==> run a: inputs <==
## hbridgecontroller
module hbridgecontroller(
input PCLK, 				 
input PRESERN, 				 
input PSEL, 				 
input PENABLE, 				 
output wire PREADY, 		 
output wire PSLVERR,		 
input PWRITE,				 
input [31:0] PADDR,			 
input wire [31:0] PWDATA,	 
output reg [31:0] PRDATA,	 
output reg motor1_pwm,
output reg motor2_pwm,
output reg [1:0] motor1_ctrl,
output reg [1:0] motor2_ctrl
);
Settings: LEC_CHECK=0, ABC_AREA=1, CAP_MARGIN=0, CORE_MARGIN=2, CORE_UTILIZATION=70, CTS_CLUSTER_DIAMETER=353, CTS_CLUSTER_SIZE=15, HOLD_SLACK_MARGIN=0.29, PLACE_DENSITY_LB_ADDON=0.04, SETUP_SLACK_MARGIN=1.8, SLEW_MARGIN=20; clock period 11.8 ns.
run.sh (not shown) runs the stock make flow with config.mk's settings and CLKGATE_MAP_FILE=.
==> inputs of run b, as changes to run a <==
ABC_AREA = unset   (was 1)
CAP_MARGIN = 20   (was 0)
CORE_UTILIZATION = 64   (was 70)
CTS_CLUSTER_DIAMETER = 51   (was 353)
CTS_CLUSTER_SIZE = unset   (was 15)
HOLD_SLACK_MARGIN = unset   (was 0.29)
PLACE_DENSITY_LB_ADDON = unset   (was 0.04)
SETUP_SLACK_MARGIN = unset   (was 1.8)
TNS_END_PERCENT = 5   (was unset)
==> flow/constraint.sdc (replaced) <==
create_clock -name core_clock -period 15.1 [get_ports {PCLK}]
set_input_delay 3.0200 -clock core_clock [delete_from_list [all_inputs] [get_ports {PCLK}]]
set_output_delay 3.0200 -clock core_clock [all_outputs]
set_load 0.01 [all_outputs]
==> results <==
metric	run b	run a
Aoi share	27.48%	10.04%
Outcome	stopped before the end	stopped before the end
Failing step	global routing (5_1_grt)	clock tree synthesis (4_1_cts)
Gp weighted congestion	0.9802	0.9317
Placed wire-length estimate after detailed placement	47.57 mm	42.43 mm
Synthesized cell area	0.01736 mm2	0.01747 mm2
Yosys cell count	2271	2471
Post-synthesis share of cell area spent on full adders, half adders and majority gates	17.45%	16.86%
Yosys chip area	0.01736 mm2	0.01747 mm2
Area of the core	0.02680 mm2	0.02439 mm2
Syn Inst Count	2271	2471
Placed standard-cell area	0.02252 mm2	0.02166 mm2
Die area	0.02846 mm2	0.02623 mm2
Mux contribution to synthesized area	3.149%	0.1934%
Width of the chip	168.7 um	162.0 um
Share of the core filled by cells before placement	64.79%	71.61%
Area leader share	15.45%	15.36%
Mean instance size in the synthesized netlist	7.645 um2	7.068 um2
Sequential cell area fraction in the yosys report	15.45%	15.36%
Num rows	60	57
Die Y-Extent	168.7 um	162.0 um
Share of the synthesized netlist area taken by xor and xnor gates	5.967%	3.947%
Most frequent cell after synthesis	sky130_fd_sc_hd__inv_1	sky130_fd_sc_hd__nand2_1
Number of cells in the design after placement	3180	3264
Post-placement setup slack	-1.876 ns	-2.857 ns

---

==> inputs of v24 <==
==> flow/design.v <==
module hbridgecontroller(
input PCLK, 				 
input PRESERN, 				 
input PSEL, 				 
input PENABLE, 				 
output wire PREADY, 		 
output wire PSLVERR,		 
input PWRITE,				 
input [31:0] PADDR,			 
input wire [31:0] PWDATA,	 
output reg [31:0] PRDATA,	 
output reg motor1_pwm,
output reg motor2_pwm,
output reg [1:0] motor1_ctrl,
output reg [1:0] motor2_ctrl
); 
assign PSLVERR = 0;
assign PREADY = 1;
wire write_enable = (PENABLE && PWRITE && PSEL);
wire read_enable = (!PWRITE && PSEL); 
wire M1CTRL_WRITE = write_enable && (PADDR[15:0] == 16'h0000);
wire M1CTRL_READ = read_enable && (PADDR[15:0] == 16'h0000);
wire M2CTRL_WRITE = write_enable && (PADDR[15:0] == 16'h0004);
wire M2CTRL_READ = read_enable && (PADDR[15:0] == 16'h0004);
wire M1SPEED_WRITE = write_enable && (PADDR[15:0] == 16'h0008);
wire M1SPEED_READ = read_enable && (PADDR[15:0] == 16'h0008);
wire M2SPEED_WRITE = write_enable && (PADDR[15:0] == 16'h000c);
wire M2SPEED_READ = read_enable && (PADDR[15:0] == 16'h000c);
reg [31:0] counter;
parameter PWM_PERIOD = 200000;   
reg [31:0] M1_duty, M2_duty;
reg [31:0] M1_duty_v, M2_duty_v;
always @(posedge PCLK)
begin
    if (!PRESERN) counter = 0;
    else if (counter >= PWM_PERIOD) counter = 0;
    else counter = counter + 1;
    if (counter < M1_duty && M1_duty > (PWM_PERIOD >> 4)) motor1_pwm <= 1;
    else motor1_pwm <= 0;
    if (counter < M2_duty && M2_duty > (PWM_PERIOD >> 4)) motor2_pwm <= 1;
    else motor2_pwm <= 0;
end
always @(posedge PCLK)
begin
    M1_duty_v = M1_duty;
    M2_duty_v = M2_duty;
	if(!PRESERN)
	begin
        M1_duty_v = 0;
        M2_duty_v = 0;
        motor1_ctrl = 2'b10;
        motor2_ctrl = 2'b10;
    end
    if (M1CTRL_WRITE)
    begin
        if (PWDATA != 0) motor1_ctrl = 2'b01;
        else motor1_ctrl = 2'b10;
    end
    else if (M1CTRL_READ)
    begin
        if (motor1_ctrl == 2'b10) PRDATA = 1;
        else PRDATA = 0;
    end
    if (M2CTRL_WRITE)
    begin
        if (PWDATA != 0) motor2_ctrl = 2'b01;
        else motor2_ctrl = 2'b10;
    end
    else if (M2CTRL_READ)
    begin
        if (motor2_ctrl == 2'b10) PRDATA = 1;
        else PRDATA = 0;
    end
    else if (M1SPEED_WRITE) 
    begin
        M1_duty_v = (PWM_PERIOD * PWDATA[15:0]) >> 8;
        if (M1_duty_v > PWM_PERIOD) M1_duty_v = PWM_PERIOD;
    end
    else if (M1SPEED_READ) PRDATA = ( M1_duty_v / PWM_PERIOD );
    else if (M2SPEED_WRITE) 
    begin
        M2_duty_v = (PWM_PERIOD * PWDATA[15:0]) >> 8;
        if (M2_duty_v > PWM_PERIOD) M2_duty_v = PWM_PERIOD;
    end
    else if (M2SPEED_READ) PRDATA = ( M2_duty_v / PWM_PERIOD );
    M1_duty <= M1_duty_v;
    M2_duty <= M2_duty_v;
end
endmodule
==> flow/run.sh <==
#!/bin/bash
# the make line also repeats each setting of config.mk as NAME=value (left out here)
make -C /OpenROAD-flow-scripts/flow DESIGN_CONFIG=/design/flow/config.mk WORK_HOME=/design/flow/orfs CLKGATE_MAP_FILE= finish
==> flow/config.mk <==
export PLATFORM = sky130hd
export DESIGN_NAME = hbridgecontroller
export DESIGN_NICKNAME = hbridgecontroller
export VERILOG_FILES = /design/flow/design.v
export SDC_FILE = /design/flow/constraint.sdc
export NUM_CORES = 4
export LEC_CHECK = 0
export ABC_AREA = 1
export CAP_MARGIN = 20
export CORE_MARGIN = 2
export CORE_UTILIZATION = 55
export CTS_CLUSTER_DIAMETER = 386
export CTS_CLUSTER_SIZE = 100
export PLACE_DENSITY_LB_ADDON = 0.23
export SLEW_MARGIN = 20
==> flow/constraint.sdc <==
create_clock -name core_clock -period 30.0 [get_ports {PCLK}]
set_input_delay 6.0000 -clock core_clock [delete_from_list [all_inputs] [get_ports {PCLK}]]
set_output_delay 6.0000 -clock core_clock [all_outputs]
set_load 0.01 [all_outputs]
==> v23 (differences from v24) <==
CAP_MARGIN = 0   (was 20)
CORE_ASPECT_RATIO = 1.59   (was unset)
CORE_MARGIN = 8   (was 2)
CORE_UTILIZATION = 32   (was 55)
CTS_CLUSTER_DIAMETER = unset   (was 386)
CTS_CLUSTER_SIZE = unset   (was 100)
GPL_ROUTABILITY_DRIVEN = 1   (was unset)
HOLD_SLACK_MARGIN = -0.01   (was unset)
MIN_ROUTING_LAYER = met1   (was unset)
PLACE_DENSITY_LB_ADDON = unset   (was 0.23)
SLEW_MARGIN = 35   (was 20)
==> v29 (differences from v24) <==
ABC_AREA = unset   (was 1)
CORE_UTILIZATION = 57   (was 55)
CTS_CLUSTER_DIAMETER = unset   (was 386)
CTS_CLUSTER_SIZE = unset   (was 100)
PLACE_DENSITY_LB_ADDON = unset   (was 0.23)
==> flow/constraint.sdc (replaced) <==
create_clock -name core_clock -period 14.8 [get_ports {PCLK}]
set_input_delay 2.9600 -clock core_clock [delete_from_list [all_inputs] [get_ports {PCLK}]]
set_output_delay 2.9600 -clock core_clock [all_outputs]
set_load 0.01 [all_outputs]
==> v11 (differences from v24) <==
ABC_AREA = unset   (was 1)
CORE_UTILIZATION = 40   (was 55)
CTS_CLUSTER_DIAMETER = unset   (was 386)
CTS_CLUSTER_SIZE = unset   (was 100)
PLACE_DENSITY_LB_ADDON = unset   (was 0.23)
==> notes <==
v23 finished with timing, DRC and antenna clean. v11 completed without violations. v29 completed, yet does not pass: setup timing. v24 ran to the end with no violations. Between v29 and v11, the lower critical path depth is in v11 (gap 9). Sequential share of layout area: v29 < v23 < v11 < v24. Cell count: v11 < v24 < v23 < v29. Against v11, the sequential power of v29 is larger by 100%. Wire length: v29 is larger than v23 (57%). Via count: v29 > v11 > v24 > v23. Between v23 and v24, the lower hold slack is in v24 (gap 0.0016 ns). Of v24 and v11, v11 has the higher first-iteration DRC count (gap about 23%, measured against v11). The lowest power belongs to v11, the highest to v29. In sequential cell count, v11 and v24 do not differ. In v11 the combinational power is smaller than in v29, by 56%.

---

==> inputs of job 6147 <==
RTL: the design.v shown in full above, as it stands there.
export LEC_CHECK = 0
export ABC_AREA = 0
export CAP_MARGIN = 20
export CORE_MARGIN = 2
export CORE_UTILIZATION = 71
export CTS_CLUSTER_SIZE = 29
export PLACE_DENSITY_LB_ADDON = 0.0
export SETUP_SLACK_MARGIN = 4.62
export SLEW_MARGIN = 20
create_clock -name core_clock -period 15.4 [get_ports {PCLK}]
==> job 9949 (differences from job 6147) <==
- ABC_AREA: 0 -> 1
- CORE_UTILIZATION: 71 -> 68
- CTS_CLUSTER_DIAMETER: not set -> 302
- CTS_CLUSTER_SIZE: 29 -> 98
- PLACE_DENSITY_LB_ADDON: 0.0 -> not set
- SETUP_SLACK_MARGIN: 4.62 -> not set
==> flow/constraint.sdc (replaced) <==
create_clock -name core_clock -period 13.6 [get_ports {PCLK}]
set_input_delay 2.7200 -clock core_clock [delete_from_list [all_inputs] [get_ports {PCLK}]]
set_output_delay 2.7200 -clock core_clock [all_outputs]
set_load 0.01 [all_outputs]
==> job 703 (differences from job 6147) <==
- ABC_AREA: 0 -> not set
- CORE_UTILIZATION: 71 -> 64
- CTS_CLUSTER_SIZE: 29 -> not set
- PLACE_DENSITY_LB_ADDON: 0.0 -> not set
- SETUP_SLACK_MARGIN: 4.62 -> not set
==> flow/constraint.sdc (replaced) <==
create_clock -name core_clock -period 18.5 [get_ports {PCLK}]
set_input_delay 3.7000 -clock core_clock [delete_from_list [all_inputs] [get_ports {PCLK}]]
set_output_delay 3.7000 -clock core_clock [all_outputs]
set_load 0.01 [all_outputs]
==> results.ini <==
[placed_design]
post-place-cells = 3269
placed_area_um2 = 21600
pre_cts_slack_ps = -1640

[status]
run_status = stopped before the end
haltStage = global routing (5_1_grt)
error_line = [ERROR GRT-0232] Routing congestion too high. Check the congestion heatmap in the GUI.

[logic_synthesis]
muxShareOfSynthArea_pct = 0.193
logic_family = simple AND/OR/NAND/NOR gates
synthAoiAreaFrac_pct = 10.0
top_cell_area_share_pct = 15.4
synth-seq-area-share_pct = 15.4
syn_area_um2 = 17500

[die]
rows = 58

-- figures above: job 9949

==> results.ini <==
[worst_setup_path]
worstReg2RegEnd = PRDATA[0]$_DFF_P_

[logic_synthesis]
synthAoiAreaFrac_pct = 27.5
muxShareOfSynthArea_pct = 3.15
top_cell_area_share_pct = 15.5
synth-seq-area-share_pct = 15.5

[placed_design]
post-place-cells = 2762
placed_area_um2 = 19200

[die]
rows = 60

[final_layout]
logic_area_um2 = 13900

[status]
run_status = complete, no violations

[clock_network]
clock_latency_ps = 440

-- figures above: job 703

==> results.ini <==
[status]
run_status = stopped before the end
haltStage = clock tree synthesis (4_1_cts)
error_line = [ERROR DPL-0038] Utilization greater than 100%, impossible to legalize

[placed_design]
post-place-cells = 3168
placed_area_um2 = 22600
pre_cts_slack_ps = -2190

[logic_synthesis]
synth-seq-area-share_pct = 15.5
syn_inst = 2271
logic_family = AND-OR/OR-AND gates
top_cell_area_share_pct = 15.5
ys.flop_type = dfxtp_1
muxShareOfSynthArea_pct = 3.15
synthAoiAreaFrac_pct = 27.5
simple_gate_share_pct = 24.2
syn_area_um2 = 17400

[die]
dieWidth_um = 160
rows = 57

-- figures above: job 6147


---

==> 04-09 <==
// hbridgecontroller: RTL as listed in full above, without the edits since
==> flow/config.mk <==
export PLATFORM = sky130hd
export DESIGN_NAME = hbridgecontroller
export DESIGN_NICKNAME = hbridgecontroller
export VERILOG_FILES = /design/flow/design.v
export SDC_FILE = /design/flow/constraint.sdc
export NUM_CORES = 4
export LEC_CHECK = 0
export ABC_AREA = 1
export CAP_MARGIN = 20
export CELL_PAD_IN_SITES_DETAIL_PLACEMENT = 1
export CELL_PAD_IN_SITES_GLOBAL_PLACEMENT = 2
export CORE_MARGIN = 2
export CORE_UTILIZATION = 23
export CTS_CLUSTER_DIAMETER = 386
export CTS_CLUSTER_SIZE = 47
export PLACE_DENSITY = 0.9
export SLEW_MARGIN = 20
==> flow/constraint.sdc <==
create_clock -name core_clock -period 30.0 [get_ports {PCLK}]
set_input_delay 6.0000 -clock core_clock [delete_from_list [all_inputs] [get_ports {PCLK}]]
set_output_delay 6.0000 -clock core_clock [all_outputs]
set_load 0.01 [all_outputs]
==> 06-07 (differences from 04-09) <==
Settings changed: ABC_AREA 1 to default, CELL_PAD_IN_SITES_DETAIL_PLACEMENT 1 to default, CELL_PAD_IN_SITES_GLOBAL_PLACEMENT 2 to default, CORE_UTILIZATION 23 to 35, PLACE_DENSITY 0.9 to default, PLACE_DENSITY_LB_ADDON from default to 0.23.
==> notes <==
- Between 06-07 and 04-09, the lower core utilization is in 04-09 (gap 14 points).
- Between 04-09 and 06-07, the lower global-route usage is in 04-09 (gap 8.3 points).
- In sequential power, 04-09 and 06-07 hardly differ.
- Worst hold slack: 04-09 is lower than 06-07 (0.0018 ns).
- Of 04-09 and 06-07, 04-09 has the higher synthesized cell count (gap 8.8%, measured against 06-07).
- In 04-09 the register-to-register slack is higher than in 06-07, by 3.6 ns.
- In 06-07 the worst setup slack is worse than in 04-09, by 3.1 ns.
- Between 04-09 and 06-07, the lower first-iteration DRC count is in 04-09 (gap 58%, measured against 06-07).

---

==> job 1214 <==
// hbridgecontroller: RTL as listed in full above, without the edits since
clock: 12.0 ns
lec_check: 0
abc_area: 1
cap_margin: 0
core_margin: 2
core_utilization: 70
cts_cluster_diameter: 353
cts_cluster_size: 15
hold_slack_margin: 0.29
place_density_lb_addon: 0.04
setup_slack_margin: 1.45
slew_margin: 20
==> job 6029: changes against job 1214 <==
ABC_AREA = unset   (was 1)
CAP_MARGIN = 20   (was 0)
CORE_UTILIZATION = 65   (was 70)
CTS_CLUSTER_DIAMETER = 35   (was 353)
CTS_CLUSTER_SIZE = unset   (was 15)
HOLD_SLACK_MARGIN = unset   (was 0.29)
PLACE_DENSITY_LB_ADDON = unset   (was 0.04)
SETUP_SLACK_MARGIN = unset   (was 1.45)
==> flow/constraint.sdc (replaced) <==
create_clock -name core_clock -period 15.4 [get_ports {PCLK}]
set_input_delay 3.0800 -clock core_clock [delete_from_list [all_inputs] [get_ports {PCLK}]]
set_output_delay 3.0800 -clock core_clock [all_outputs]
set_load 0.01 [all_outputs]
==> results.py <==
# Generated from Yosys and OpenROAD reports
metrics = {
    "synthesis": {
        "ys_chip_area_um2": 17500,
        "avgSynthCellArea_um2": 7.07,
        "synthTopCellsByArea": "dfxtp_1 (15%), ha_1 (12%), nand2_1 (11%), inv_1 (8.5%), nand2_4 (6.6%)",
        "synth-cells-yosys": 2471,
        "top_area_share_pct": 15.4,
    },
    "run_status": {
        "run_status": "aborted with a tool error",
        "failing_step": "4_1_cts",
        "run.stop_error": "[ERROR DPL-0033] detailed placement checks failed during check placement.",
    },
    "placed_design": {
        "dpl_cell_area_um2": 21600,
    },
}
That was job 1214.
==> results.py <==
# Generated from Yosys and OpenROAD reports
metrics = {
    "run_status": {
        "run_status": "aborted with a tool error",
        "failing_step": "5_1_grt",
        "run.stop_error": "[ERROR GRT-0232] Routing congestion too high. Check the congestion heatmap in the GUI.",
    },
    "placed_design": {
        "dpl_cell_area_um2": 22700,
    },
    "synthesis": {
        "top_area_share_pct": 15.5,
        "avgSynthCellArea_um2": 7.65,
        "synth-cells-yosys": 2271,
        "ys_chip_area_um2": 17400,
    },
    "cts": {
        "clockRootBuffer": "clkbuf_16",
    },
}
That was job 6029.
Power figures rest on the tool's default switching activity, not on a simulated workload.
